==> fjord: inputs <==
## fp_mul
module fp_mul(clk, op1, op2, result, under, over);
input wire clk;
input wire [15:0] op1, op2;
output reg [15:0] result;
output reg under, over;
reg [15:0] op1reg, op2reg;
wire [21:0] signew;
wire [4:0] expnew;
wire signnew;
wire [15:0] fp_result;
wire fp_under, fp_over;
always @(posedge clk)
begin
	op1reg <= op1;
	op2reg <= op2;
	result <= fp_result;
	under <= fp_under;
	over <= fp_over;
end
fp1 stage1(.sig1(op1reg[10:0]), .sig2(op2reg[10:0]), .exp1(op1reg[14:11]), .exp2(op2reg[14:11]),
	.sign1(op1reg[15]), .sign2(op2reg[15]), .signew(signew), .expnew(expnew), .signnew(signnew));
fp2 stage2(.sig(signew), .exp(expnew), .sign(signnew), .fp_result(fp_result), .under(fp_under), .over(fp_over));
endmodule
Settings: LEC_CHECK=0, CAP_MARGIN=5, CELL_PAD_IN_SITES_DETAIL_PLACEMENT=1, CORE_ASPECT_RATIO=1.12, CORE_MARGIN=3, CORE_UTILIZATION=69, CTS_CLUSTER_DIAMETER=166, MIN_ROUTING_LAYER=met2, PLACE_DENSITY_LB_ADDON=0.21, SLEW_MARGIN=35, TNS_END_PERCENT=75; clock period 5.3 ns.
run.sh (not shown) runs the stock make flow with config.mk's settings and CLKGATE_MAP_FILE=.
==> sierra: changes against fjord <==
Settings changed: CELL_PAD_IN_SITES_DETAIL_PLACEMENT 1 to not set, CORE_ASPECT_RATIO 1.12 to not set, CORE_MARGIN 3 to 2, CORE_UTILIZATION 69 to 68, CTS_CLUSTER_DIAMETER 166 to not set, MIN_ROUTING_LAYER met2 to not set, PLACE_DENSITY set to 0.67, PLACE_DENSITY_LB_ADDON 0.21 to not set, SETUP_SLACK_MARGIN set to 1.02, SLEW_MARGIN 35 to 20, TNS_END_PERCENT 75 to not set.
==> flow/constraint.sdc (replaced) <==
create_clock -name core_clock -period 3.9 [get_ports {clk}]
set_input_delay 0.7800 -clock core_clock [delete_from_list [all_inputs] [get_ports {clk}]]
set_output_delay 0.7800 -clock core_clock [all_outputs]
set_load 0.01 [all_outputs]
==> zinc: changes against fjord <==
Settings changed: CAP_MARGIN 5 to 20, CELL_PAD_IN_SITES_DETAIL_PLACEMENT 1 to not set, CORE_ASPECT_RATIO 1.12 to not set, CORE_MARGIN 3 to 2, CORE_UTILIZATION 69 to 66, CTS_CLUSTER_DIAMETER 166 to not set, CTS_CLUSTER_SIZE set to 35, MIN_ROUTING_LAYER met2 to not set, PLACE_DENSITY_LB_ADDON 0.21 to not set, SLEW_MARGIN 35 to 20, TNS_END_PERCENT 75 to not set.
==> flow/constraint.sdc (replaced) <==
create_clock -name core_clock -period 4.96 [get_ports {clk}]
set_input_delay 0.9920 -clock core_clock [delete_from_list [all_inputs] [get_ports {clk}]]
set_output_delay 0.9920 -clock core_clock [all_outputs]
set_load 0.01 [all_outputs]
==> results <==
In synthesized area, fjord and sierra do not differ.
Between fjord and sierra, the lower die area is in sierra (gap 3.0%, measured against sierra).
zinc ran to the end with violations: negative setup slack. fjord ended with an error in detailed placement on DPL-0033. sierra ended with an error in global routing, error ODB-0269.
Synthesized cell count is the same in zinc and sierra.
==> figures <==
|  | zinc | sierra | fjord |
|---|---|---|---|
| Outcome | complete, but fails checks | aborted with a tool error | aborted with a tool error |
| Stage where the flow stopped | - | global routing | detailed placement |
| Violated checks | negative setup slack | - | - |
| Total CTS buffers | 5 | 5 | - |
| Fp util | 0.6880 | 0.6987 | 0.7227 |
| Root Driver | sky130_fd_sc_hd__clkbuf_8 | sky130_fd_sc_hd__clkbuf_8 | - |
| Cell count after placement | 759 | 772 | - |
| Routability Congestion | 0.8556 | 0.8934 | 0.8709 |
| Cell area after placement | 0.006495 sq mm | 0.006654 sq mm | - |
| Clock Sinks | 50 | 50 | - |
| Area of the core | 0.007807 sq mm | 0.007687 sq mm | 0.007432 sq mm |
| Overall die area | 0.008876 sq mm | 0.008626 sq mm | 0.008881 sq mm |
| Die Span Y | 94.22 um | 92.88 um | 99.38 um |

==> v21: inputs <==
==> flow/design.v <==
module fp1(sig1, sig2, exp1, exp2, sign1, sign2, signew, expnew, signnew);
input wire [10:0] sig1, sig2; 
input wire [3:0] exp1, exp2;
input wire sign1, sign2;
output wire [21:0] signew;
output wire [4:0] expnew;
output wire signnew;
assign expnew = exp1 + exp2 - 3'b111;
assign signew = sig1 * sig2;
assign signnew = sign1 ^ sign2;
endmodule
module fp2(sig, exp, sign, fp_result, under, over);
input wire [21:0] sig;
input wire [4:0] exp;
input wire sign;
output wire [15:0] fp_result;
output wire under, over;
reg [21:0] tempsig;
reg [4:0] tempexp;
reg underflow;
reg overflow;
always @(*)
begin
	if(sig[20]==1'b0)
		begin
			tempsig = sig >> 1;
			tempexp = exp + 1'b1;
		end
	else 
		begin
			tempsig = sig;
			tempexp = exp;
		end
	if (tempexp > 5'd24) underflow = 1'b1;
	else underflow = 1'b0;
	if (tempexp[4]==1) overflow = 1'b1;
	else overflow =1'b0;
end
assign fp_result = {sign, tempexp[3:0], tempsig[19:9] };
assign under = underflow;
assign over = overflow;
endmodule
module fp_mul(clk, op1, op2, result, under, over);
input wire clk;
input wire [15:0] op1, op2;
output reg [15:0] result;
output reg under, over;
reg [15:0] op1reg, op2reg;
wire [21:0] signew;
wire [4:0] expnew;
wire signnew;
wire [15:0] fp_result;
wire fp_under, fp_over;
always @(posedge clk)
begin
	op1reg <= op1;
	op2reg <= op2;
	result <= fp_result;
	under <= fp_under;
	over <= fp_over;
end
fp1 stage1(.sig1(op1reg[10:0]), .sig2(op2reg[10:0]), .exp1(op1reg[14:11]), .exp2(op2reg[14:11]),
	.sign1(op1reg[15]), .sign2(op2reg[15]), .signew(signew), .expnew(expnew), .signnew(signnew));
fp2 stage2(.sig(signew), .exp(expnew), .sign(signnew), .fp_result(fp_result), .under(fp_under), .over(fp_over));
endmodule
==> flow/run.sh <==
#!/bin/bash
# the make line also repeats each setting of config.mk as NAME=value (left out here)
make -C /OpenROAD-flow-scripts/flow DESIGN_CONFIG=/design/flow/config.mk WORK_HOME=/design/flow/orfs CLKGATE_MAP_FILE= finish
==> flow/config.mk <==
export PLATFORM = sky130hd
export DESIGN_NAME = fp_mul
export DESIGN_NICKNAME = fp_mul
export VERILOG_FILES = /design/flow/design.v
export SDC_FILE = /design/flow/constraint.sdc
export NUM_CORES = 4
export LEC_CHECK = 0
export CAP_MARGIN = 20
export CELL_PAD_IN_SITES_DETAIL_PLACEMENT = 0
export CORE_ASPECT_RATIO = 0.83
export CORE_MARGIN = 2
export CORE_UTILIZATION = 72
export CTS_CLUSTER_DIAMETER = 46
export CTS_CLUSTER_SIZE = 14
export PLACE_DENSITY_LB_ADDON = 0.25
export SLEW_MARGIN = 35
export TNS_END_PERCENT = 70
==> flow/constraint.sdc <==
create_clock -name core_clock -period 5.04 [get_ports {clk}]
set_input_delay 1.0080 -clock core_clock [delete_from_list [all_inputs] [get_ports {clk}]]
set_output_delay 1.0080 -clock core_clock [all_outputs]
set_load 0.01 [all_outputs]
==> v23 (differences from v21) <==
- ABC_AREA: unset -> 1
- CELL_PAD_IN_SITES_DETAIL_PLACEMENT: 0 -> unset
- CORE_ASPECT_RATIO: 0.83 -> unset
- CTS_CLUSTER_DIAMETER: 46 -> unset
- CTS_CLUSTER_SIZE: 14 -> 10
- PLACE_DENSITY: unset -> 0.36
- PLACE_DENSITY_LB_ADDON: 0.25 -> unset
- SETUP_SLACK_MARGIN: unset -> 0.12
- SLEW_MARGIN: 35 -> 20
- TNS_END_PERCENT: 70 -> unset
==> flow/constraint.sdc (replaced) <==
create_clock -name core_clock -period 1.59 [get_ports {clk}]
set_input_delay 0.3180 -clock core_clock [delete_from_list [all_inputs] [get_ports {clk}]]
set_output_delay 0.3180 -clock core_clock [all_outputs]
set_load 0.01 [all_outputs]
==> v26 (differences from v21) <==
- CORE_UTILIZATION: 72 -> 61
- CTS_CLUSTER_DIAMETER: 46 -> 43
- CTS_CLUSTER_SIZE: 14 -> 99
- PLACE_DENSITY_LB_ADDON: 0.25 -> unset
==> v5 (differences from v21) <==
- ABC_AREA: unset -> 1
- CORE_MARGIN: 2 -> 6
- CORE_UTILIZATION: 72 -> 60
- CTS_CLUSTER_DIAMETER: 46 -> 226
- CTS_CLUSTER_SIZE: 14 -> 99
- GPL_TIMING_DRIVEN: unset -> 1
- PLACE_DENSITY_LB_ADDON: 0.25 -> 0.22
- SETUP_SLACK_MARGIN: unset -> 0.54
==> flow_summary_export.csv <==
group,metric,value,unit
run_status,status,"no timing/DRC/antenna violations",
floorplan,num_rows,31,
clock_tree,clock-root-buffer,"clkbuf_16",
logic_synthesis,fp_nets,923,
logic_synthesis,top_area_frac,0.276,
-- figures above: v5

==> flow_summary_export.csv <==
group,metric,value,unit
run_status,status,"stopped before the end",
run_status,lastStage,"global routing",
run_status,error,"[ERROR GRT-0232] Routing congestion too high. Check the congestion heatmap in the GUI.",
floorplan,num_rows,28,
clock_tree,clock-root-buffer,"clkbuf_8",
logic_synthesis,synthArstFlopShare,0,
logic_synthesis,avgSynthCellArea,9.49,µm²
logic_synthesis,top_area_frac,0.294,
clock_tree,cts-hold-fix-buffers,0,
-- figures above: v21

==> flow_summary_export.csv <==
group,metric,value,unit
sta,finalSetupViolCount,3,
run_status,so_faults,"setup timing",
run_status,status,"complete, but fails checks",
sta,fin_ws,-27.7,ps
logic_synthesis,top_area_frac,0.294,
-- figures above: v26

==> flow_summary_export.csv <==
group,metric,value,unit
run_status,status,"stopped before the end",
run_status,lastStage,"clock tree synthesis",
run_status,error,"[ERROR DPL-0033] detailed placement checks failed during check placement.",
logic_synthesis,compound_area_frac,0.0390,
logic_synthesis,fp_nets,923,
logic_synthesis,ys_sh_adder,0.411,
floorplan,num_rows,32,
logic_synthesis,top_area_frac,0.276,
floorplan,die_x,93.3,µm
-- figures above: v23


==> indigo: inputs <==
// fp_mul: RTL as listed in full above, without the edits since
export LEC_CHECK = 0
export ABC_AREA = 1
export CAP_MARGIN = 30
export CELL_PAD_IN_SITES_DETAIL_PLACEMENT = 0
export CELL_PAD_IN_SITES_GLOBAL_PLACEMENT = 3
export CORE_ASPECT_RATIO = 1.6
export CORE_MARGIN = 6
export CORE_UTILIZATION = 60
export CTS_CLUSTER_DIAMETER = 28
export CTS_CLUSTER_SIZE = 99
export GPL_ROUTABILITY_DRIVEN = 0
export GPL_TIMING_DRIVEN = 1
export HOLD_SLACK_MARGIN = -0.09
export PLACE_DENSITY = 0.74
export SETUP_SLACK_MARGIN = 0.54
export SLEW_MARGIN = 35
export TNS_END_PERCENT = 20
create_clock -name core_clock -period 5.04 [get_ports {clk}]
==> inputs of juniper, as changes to indigo <==
==> flow/config.mk (replaced) <==
export PLATFORM = sky130hd
export DESIGN_NAME = fp_mul
export DESIGN_NICKNAME = fp_mul
export VERILOG_FILES = /design/flow/design.v
export SDC_FILE = /design/flow/constraint.sdc
export NUM_CORES = 4
export LEC_CHECK = 0
export ABC_AREA = 1
export CAP_MARGIN = 20
export CELL_PAD_IN_SITES_DETAIL_PLACEMENT = 0
export CORE_ASPECT_RATIO = 0.83
export CORE_MARGIN = 2
export CORE_UTILIZATION = 67
export CTS_CLUSTER_DIAMETER = 46
export CTS_CLUSTER_SIZE = 73
export SLEW_MARGIN = 35
export TNS_END_PERCENT = 70
==> inputs of cedar, as changes to indigo <==
==> flow/config.mk (replaced) <==
export PLATFORM = sky130hd
export DESIGN_NAME = fp_mul
export DESIGN_NICKNAME = fp_mul
export VERILOG_FILES = /design/flow/design.v
export SDC_FILE = /design/flow/constraint.sdc
export NUM_CORES = 4
export LEC_CHECK = 0
export CAP_MARGIN = 20
export CORE_MARGIN = 2
export CORE_UTILIZATION = 40
export SLEW_MARGIN = 20
==> flow/constraint.sdc (replaced) <==
create_clock -name core_clock -period 5.3 [get_ports {clk}]
set_input_delay 1.0600 -clock core_clock [delete_from_list [all_inputs] [get_ports {clk}]]
set_output_delay 1.0600 -clock core_clock [all_outputs]
set_load 0.01 [all_outputs]
==> comparison table <==
| metric | indigo | cedar | juniper |
|---|---|---|---|
| # placed instances | - | 813 | 916 |
| Power attributed to combinational cells | - | 2.77 mW | 3.11 mW |
| Worst hold path startpoint | - | op1reg[15] | op1reg[15] |
| Largest cell class | - | multi-input combinational cells | multi-input combinational cells |
| Utilization after layout | - | 0.509 | 0.819 |
| Clk pwr share | - | 0.092 | 0.062 |
| Worst Hold Endpoint | - | result[15] | result[15] |
| Placement-stage cell area | - | 6330 um^2 | 6480 um^2 |
| Slew at the pin closest to its max-slew limit | - | 400 ps | 451 ps |
| Number of non-clock inverters | - | 110 | 201 |
| Total of clock buffers placed in the layout | - | 5 | 5 |
| Worst setup endpoint | - | result[7] | result[4] |
| Crit end category | - | register | register |
| Result of the run | aborted with a tool error | finished clean | finished clean |
| Stage where the flow stopped | global placement without I/O | - | - |
| Netlist area before placement | 5740 um^2 | 5370 um^2 | 5740 um^2 |
| Highest cell delay on the worst timing path | - | 580 ps | 590 ps |
| R2R Path Start | - | op2reg[5] | op2reg[5] |
| Critical path data arrival time | - | 5320 ps | 5040 ps |

==> pepper: inputs <==
// fp_mul: RTL as listed in full above, without the edits since
==> flow/config.mk <==
export PLATFORM = sky130hd
export DESIGN_NAME = fp_mul
export DESIGN_NICKNAME = fp_mul
export VERILOG_FILES = /design/flow/design.v
export SDC_FILE = /design/flow/constraint.sdc
export NUM_CORES = 4
export LEC_CHECK = 0
export ABC_AREA = 1
export CAP_MARGIN = 20
export CORE_MARGIN = 2
export CORE_UTILIZATION = 72
export CTS_CLUSTER_SIZE = 100
export PLACE_DENSITY = 0.38
export SETUP_SLACK_MARGIN = 1.14
export SLEW_MARGIN = 20
export TNS_END_PERCENT = 5
==> flow/constraint.sdc <==
create_clock -name core_clock -period 4.82 [get_ports {clk}]
set_input_delay 0.9640 -clock core_clock [delete_from_list [all_inputs] [get_ports {clk}]]
set_output_delay 0.9640 -clock core_clock [all_outputs]
set_load 0.01 [all_outputs]
==> ember: changes against pepper <==
Settings changed: CELL_PAD_IN_SITES_DETAIL_PLACEMENT set to 0, CORE_ASPECT_RATIO set to 0.93, CTS_CLUSTER_DIAMETER set to 300, CTS_CLUSTER_SIZE 100 to 99, PLACE_DENSITY 0.38 to 0.35, SETUP_SLACK_MARGIN 1.14 to 1.48, SLEW_MARGIN 20 to 35, TNS_END_PERCENT 5 to 70.
==> flow/constraint.sdc (replaced) <==
create_clock -name core_clock -period 5.61 [get_ports {clk}]
set_input_delay 1.1220 -clock core_clock [delete_from_list [all_inputs] [get_ports {clk}]]
set_output_delay 1.1220 -clock core_clock [all_outputs]
set_load 0.01 [all_outputs]
==> summary of the runs <==
- ember ran to the end with no violations. pepper completed, yet does not pass: setup timing.
- Non-clock buffer count: pepper is lower than ember (4).
- Against pepper, the critical path depth of ember is higher by 5.
- Of pepper and ember, pepper has the higher first-iteration DRC count (gap about 70%, measured against ember).
- Cell count is about the same in ember and pepper.
- Register-to-register slack: pepper is lower than ember (0.93 ns).
- In pepper the sequential share of layout area is higher than in ember, by 0.074 points.
- Against ember, the sequential power of pepper is larger by about 16%.
==> figures <==
Tapcells: pepper 102; ember 99
Y dimension of the die: pepper 93.3 um; ember 90.1 um
Start point of the critical path: pepper op2reg[6]; ember op2reg[5]
GPL Wtd Cong: pepper 0.911; ember 0.910
ClkCell Share: pepper 1.69%; ember 1.70%
Combinational share of power: pepper 80.6%; ember 81.7%
WP data arrival: pepper 5.18 ns; ember 5.03 ns
Outcome: pepper complete, but fails checks; ember no timing/DRC/antenna violations
Violated checks: pepper setup timing; ember -
First-pass GRT wire length: pepper 24,900 um; ember 25,900 um
Buffer count excluding the clock tree in the final layout: pepper 83; ember 87
Leakage: pepper 4.01 nW; ember 4.03 nW
Detailed-routed wire length on met2: pepper 8430 um; ember 7950 um
Final total negative setup slack: pepper -0.159 ns; ember 0 ns
Post-detailed-placement half-perimeter wirelength: pepper 11,300 um; ember 10,400 um
R2R cell count: pepper 18; ember 23
Sequential-cell power consumption: pepper 0.000573 W; ember 0.000493 W
No activity file was given, so power comes from the tool's default toggle rates.
